==> inputs of run a <==
// top_control_unit
module top_control_unit(
    input wire clk,
    input wire reset,
    input wire btnL,
    input wire btnR,
    input wire btnC,
    input wire [7:0] multiplicand,
    input wire [7:0] multiplier,
    output wire [6:0] seg,
    output wire [3:0] an,
    output led
);
make LEC_CHECK=0 ABC_AREA=1 CAP_MARGIN=40 CORE_MARGIN=2 CORE_UTILIZATION=72 CTS_CLUSTER_DIAMETER=236 CTS_CLUSTER_SIZE=15 HOLD_SLACK_MARGIN=0.29 PLACE_DENSITY_LB_ADDON=0.2 SETUP_SLACK_MARGIN=0.92 SLEW_MARGIN=20 finish   # period 13.4 ns
run.sh (not shown) runs the stock make flow with config.mk's settings and CLKGATE_MAP_FILE=.
==> inputs of run b, as changes to run a <==
==> flow/config.mk (replaced) <==
export PLATFORM = sky130hd
export DESIGN_NAME = top_control_unit
export DESIGN_NICKNAME = top_control_unit
export VERILOG_FILES = /design/flow/design.v
export SDC_FILE = /design/flow/constraint.sdc
export NUM_CORES = 4
export LEC_CHECK = 0
export ABC_AREA = 1
export CAP_MARGIN = 40
export CELL_PAD_IN_SITES_DETAIL_PLACEMENT = 1
export CELL_PAD_IN_SITES_GLOBAL_PLACEMENT = 0
export CORE_ASPECT_RATIO = 0.96
export CORE_MARGIN = 2
export CORE_UTILIZATION = 28
export GPL_TIMING_DRIVEN = 1
export HOLD_SLACK_MARGIN = -0.03
export MAX_ROUTING_LAYER = met4
export PLACE_DENSITY = 0.93
export SETUP_SLACK_MARGIN = 3.62
export SLEW_MARGIN = 20
==> flow/constraint.sdc (replaced) <==
create_clock -name core_clock -period 16.6 [get_ports {clk}]
set_input_delay 3.3200 -clock core_clock [delete_from_list [all_inputs] [get_ports {clk}]]
set_output_delay 3.3200 -clock core_clock [all_outputs]
set_load 0.01 [all_outputs]
==> results.json <==
{
  "setup_viol": 7,
  "hold_violations": 0,
  "syn_to_final_growth_pct": 17.0,
  "p_seq_w": 0.000658,
  "fin_area_um2": 22000,
  "use_met1_pct": 39.1,
  "combAreaFraction_pct": 55.8,
  "status": "failed layout checks",
  "so.violations": "negative setup slack",
  "setup_slack_ns": -0.200,
  "clk_pin_slew_ns": 0.07
}
[end of results for run a]
==> results.json <==
{
  "status": "aborted with a tool error",
  "use_met1_pct": 63.7,
  "yosysWarnings": 11,
  "simple_gate_area_share_pct": 40.7,
  "failed_stage": "global routing (5_1_grt)",
  "ys_seq_share_pct": 29.1,
  "error": "[ERROR GRT-0232] Routing congestion too high. Check the congestion heatmap in the GUI."
}
[end of results for run b]


==> exp/cedar: inputs <==
==> flow/design.v <==
`timescale 1ns / 1ps
module helper_bcd_to_7seg(
    input wire [3:0] bcd_in,
    output reg [6:0] seg_out
);
    always @(*) begin
        case (bcd_in)
            4'd0: seg_out = 7'b1000000;
            4'd1: seg_out = 7'b1111001;
            4'd2: seg_out = 7'b0100100;
            4'd3: seg_out = 7'b0110000;
            4'd4: seg_out = 7'b0011001;
            4'd5: seg_out = 7'b0010010;
            4'd6: seg_out = 7'b0000010;
            4'd7: seg_out = 7'b1111000;
            4'd8: seg_out = 7'b0000000;
            4'd9: seg_out = 7'b0010000;
            4'd10: seg_out = 7'b0111111;  
            default: seg_out = 7'b1111111;  
        endcase
    end
endmodule
`timescale 1ns / 1ps
module seven_seg_display(
    input wire clk,
    input wire reset,  
    input wire [15:0] bcd_digit,   
    output wire [6:0] seg,  
    output wire [3:0] an            
);
    reg [2:0] digit_index;
    reg [3:0] current_bcd;
    reg [19:0] refresh_counter;
    wire [6:0] seg_out;
    helper_bcd_to_7seg d5 (.bcd_in(current_bcd),.seg_out(seg_out));
    always @(posedge clk or posedge reset) begin
        if (reset) begin
            refresh_counter <= 0;
            digit_index <= 0;
        end else begin
            refresh_counter <= refresh_counter + 1;
            if (refresh_counter == 10) begin
                refresh_counter <= 0;
                digit_index <= digit_index + 1;
                if (digit_index == 3'd3)  
                    digit_index <= 0;
            end
        end
    end
    always @(*) begin
        case (digit_index)
            3'd0: current_bcd = bcd_digit[3:0];      
            3'd1: current_bcd = bcd_digit[7:4];      
            3'd2: current_bcd = bcd_digit[11:8];     
            3'd3: current_bcd = bcd_digit[15:12];    
            default: current_bcd = 4'd15;            
        endcase
    end 
    assign seg = seg_out;
reg [3:0] an_reg;
always @(*) begin
    case (digit_index)
        3'd0: an_reg = 4'b1110;  
        3'd1: an_reg = 4'b1101;  
        3'd2: an_reg = 4'b1011;  
        3'd3: an_reg = 4'b0111;  
        default: an_reg = 4'b1111;
    endcase
end
assign an = an_reg;
endmodule
`timescale 1ns / 1ps
module bin_to_bcd #( parameter W = 18)   
  ( input [W-1:0] bin,   
    output reg [W+(W-4)/3:0] bcd);  
  integer i,j;
  always @(bin) begin
    for(i = 0; i <= W+(W-4)/3; i = i+1) bcd[i] = 0;      
    bcd[W-1:0] = bin;                                    
    for(i = 0; i <= W-4; i = i+1)                        
      for(j = 0; j <= i/3; j = j+1)                      
        if (bcd[W-i+4*j -: 4] > 4)                       
          bcd[W-i+4*j -: 4] = bcd[W-i+4*j -: 4] + 4'd3;  
  end
endmodule
`timescale 1ns / 1ps
  module serial_parallel_multiplier(
    input clk, rst,
    input start,
    input [7:0] x, y,
    output reg [15:0] P,
    output reg flag
    );
     reg state;
    reg [7:0] x_reg;
    reg [7:0] y_reg;
    reg s;
    reg [3:0] counter;
    always @(posedge clk , posedge rst) begin
        if (rst) begin
            flag <= 0;
            x_reg <= 0;
            y_reg <= 0;
            P <= 0;
            counter <= 0;
            state <= 0;
        end
        else if (start && state == 0) begin
            state <= 1;
            flag <= 0;
               s <= x[7] ^ y[7];
            y_reg <= y[7] ? (~y + 1) : y;
            x_reg <= x[7] ? (~x + 1) : x;
                P <= 0;
           counter <= 8;
        end
        else if (state) begin
            if (counter > 0) begin
                P <= P + (y_reg[0] ? ({8'b0, x_reg} << (8 - counter)) : 0);
                y_reg <= {y_reg[7], y_reg[7:1]};
                counter <= counter - 1;
            end
            else begin
                P <= s ? (~P + 1) : P;
                flag <= 1;
                state <= 0;
            end
        end
    end
endmodule
`timescale 1ns / 1ps
module top_control_unit(
    input wire clk,
    input wire reset,
    input wire btnL,
    input wire btnR,
    input wire btnC,
    input wire [7:0] multiplicand,
    input wire [7:0] multiplier,
    output wire [6:0] seg,
    output wire [3:0] an,
    output led
);
    wire left_pressed, right_pressed, start_pressed;
    pushbutton_detector pb_left (
        .clk(clk),
        .reset(reset),
        .x(btnL),
        .z(left_pressed)
    );
    pushbutton_detector pb_right (
        .clk(clk),
        .reset(reset),
        .x(btnR),
        .z(right_pressed)
    );
    pushbutton_detector pb_center (
        .clk(clk),
        .reset(reset),
        .x(btnC),
        .z(start_pressed)
    );
    wire [15:0] product;
    wire done;
    serial_parallel_multiplier spm (
        .clk(clk),
        .rst(reset),
        .start(start_pressed),
        .x(multiplicand),
        .y(multiplier),
        .P(product),
        .flag(done)
    );
    assign led = done;
    wire [19:0] bcd_unsigned;
    wire sign_bit = product[15];
    wire [15:0] productabs = sign_bit ? (~product + 1) : product;
    bin_to_bcd #(.W(16)) converter (
        .bin(productabs),
        .bcd(bcd_unsigned)
    );
    reg [1:0] state;
    wire [3:0] d0 = bcd_unsigned[3:0];
    wire [3:0] d1 = bcd_unsigned[7:4];
    wire [3:0] d2 = bcd_unsigned[11:8];
    wire [3:0] d3 = bcd_unsigned[15:12];
    wire [3:0] d4 = bcd_unsigned[19:16];
    wire [3:0] d5 = sign_bit ? 4'd10 : 4'd15;
    reg [15:0] active_digits;   
    wire tick;
    clockDivider #(50) divide (clk,reset,tick);
   always @(posedge clk or posedge reset) begin
    if (reset)
        state <= 0;
    else if (tick) begin
        case (state)
            2'd0: if (right_pressed) state <= 1;
            2'd1: begin
                if (right_pressed) state <= 2;
                else if (left_pressed) state <= 0;
            end
            2'd2: if (left_pressed) state <= 1;
            default: state <= 0;
        endcase
    end
end
    always @(*) begin
        case (state)
            2'd0: active_digits = {d5, d4, d3, d2};  
            2'd1: active_digits = {d5, d3, d2, d1};  
            2'd2: active_digits = {d5, d2, d1, d0};  
            default: active_digits = {d5, d4, d3, d2};
        endcase
    end
    seven_seg_display display_unit (
        .clk(clk),
        .reset(reset),
        .bcd_digit(active_digits),  
        .seg(seg),
        .an(an)
    );
endmodule
module pushbutton_detector(
input clk,reset,x,
output z
    );
wire tick;
clockDivider #(50) divide (clk,reset,tick);
wire out;
debouncer deb(clk,tick,reset,x,out);
wire out2;
synchronizer sync(clk,tick,reset,out,out2);
wire out3;
rising_edge rizz(clk,tick,reset,out2,out3);
assign z = out3;     
endmodule
module rising_edge(
input clk, en, reset, x,
output reg z
    );
    reg x_prev;
    always @(posedge clk or posedge reset) begin
        if (reset) begin
            x_prev <= 0;
            z <= 0;
        end else if (en) begin
            z <= x & ~x_prev;   
            x_prev <= x;
        end
    end
endmodule
module debouncer(input clk, en, rst, in, output out);
reg q1,q2,q3;
always@(posedge clk, posedge rst) begin
if(rst == 1'b1) begin
q1 <= 0;
q2 <= 0;
q3 <= 0;
end
else if (en) begin
q1 <= in;
q2 <= q1;
q3 <= q2;
end
end
assign out = (rst) ? 0 : q1&q2&q3;
endmodule
module synchronizer ( input wire clk, en, rst, sig, output reg sig1 );
 reg meta;
 always @(posedge clk, posedge rst) begin
 if (rst) begin
 meta <= 0;
 sig1 <= 0;
 end
 else if (en) begin
 meta <= sig;
 sig1 <= meta;
 end
 end
endmodule
module clockDivider #(parameter n = 50000000)
(input clk, rst, output tick);
wire [31:0] count;
reg clk_out;
counter_x_bit #(32,n) counterMod
(.clk(clk), .reset(rst),.en(1'b1), .count(count));
assign tick = (count == n-1) && !clk_out;
always @ (posedge clk, posedge rst) begin
if (rst)  
clk_out <= 0;
else if (count == n-1)
clk_out <= ~ clk_out;
end
endmodule
module counter_x_bit #(parameter x = 3, n = 6)
(input clk, reset, en, output reg [x-1:0] count);
always @(posedge clk, posedge reset) begin
if (reset == 1)
    count <= 0; 
else if(!en)
    count <= count; 
else if(count == n-1)
    count <= 0; 
else
    count <= count + 1;
end
endmodule
==> flow/run.sh <==
#!/bin/bash
# the make line also repeats each setting of config.mk as NAME=value (left out here)
make -C /OpenROAD-flow-scripts/flow DESIGN_CONFIG=/design/flow/config.mk WORK_HOME=/design/flow/orfs CLKGATE_MAP_FILE= finish
==> flow/config.mk <==
export PLATFORM = sky130hd
export DESIGN_NAME = top_control_unit
export DESIGN_NICKNAME = top_control_unit
export VERILOG_FILES = /design/flow/design.v
export SDC_FILE = /design/flow/constraint.sdc
export NUM_CORES = 4
export LEC_CHECK = 0
export ABC_AREA = 1
export CAP_MARGIN = 0
export CELL_PAD_IN_SITES_DETAIL_PLACEMENT = 0
export CELL_PAD_IN_SITES_GLOBAL_PLACEMENT = 3
export CORE_ASPECT_RATIO = 0.68
export CORE_MARGIN = 2
export CORE_UTILIZATION = 39
export CTS_CLUSTER_SIZE = 24
export PLACE_DENSITY_LB_ADDON = 0.27
export SLEW_MARGIN = 10
==> flow/constraint.sdc <==
create_clock -name core_clock -period 17.6 [get_ports {clk}]
set_input_delay 3.5200 -clock core_clock [delete_from_list [all_inputs] [get_ports {clk}]]
set_output_delay 3.5200 -clock core_clock [all_outputs]
set_load 0.01 [all_outputs]
==> exp/willow (differences from exp/cedar) <==
- ABC_AREA: 1 -> not set
- CAP_MARGIN: 0 -> 20
- CELL_PAD_IN_SITES_DETAIL_PLACEMENT: 0 -> not set
- CELL_PAD_IN_SITES_GLOBAL_PLACEMENT: 3 -> not set
- CORE_ASPECT_RATIO: 0.68 -> not set
- CORE_UTILIZATION: 39 -> 68
- CTS_CLUSTER_SIZE: 24 -> not set
- PLACE_DENSITY_LB_ADDON: 0.27 -> not set
- SLEW_MARGIN: 10 -> 20
==> flow/constraint.sdc (replaced) <==
create_clock -name core_clock -period 26.8 [get_ports {clk}]
set_input_delay 5.3600 -clock core_clock [delete_from_list [all_inputs] [get_ports {clk}]]
set_output_delay 5.3600 -clock core_clock [all_outputs]
set_load 0.01 [all_outputs]
==> reports/qor.txt <==
status: finished clean
die width: 173 um
Syn Area/Cell: 8.38 um^2
most used cell, CP: ha_1
clock share of power: 48.4%
Layout clock buffers: 29
Post-Route M1 WL: 20,700 um
the above is filed under exp/willow

==> reports/qor.txt <==
status: finished clean
Logic power comb: 0.0212 mW
most used cell, CP: nand2_1
Layout clock buffers: 35
clock share of power: 49.6%
final cell count without fillers: 3,581
Syn Area/Cell: 6.52 um^2
die width: 270 um
the above is filed under exp/cedar

No activity file was given, so power comes from the tool's default toggle rates.
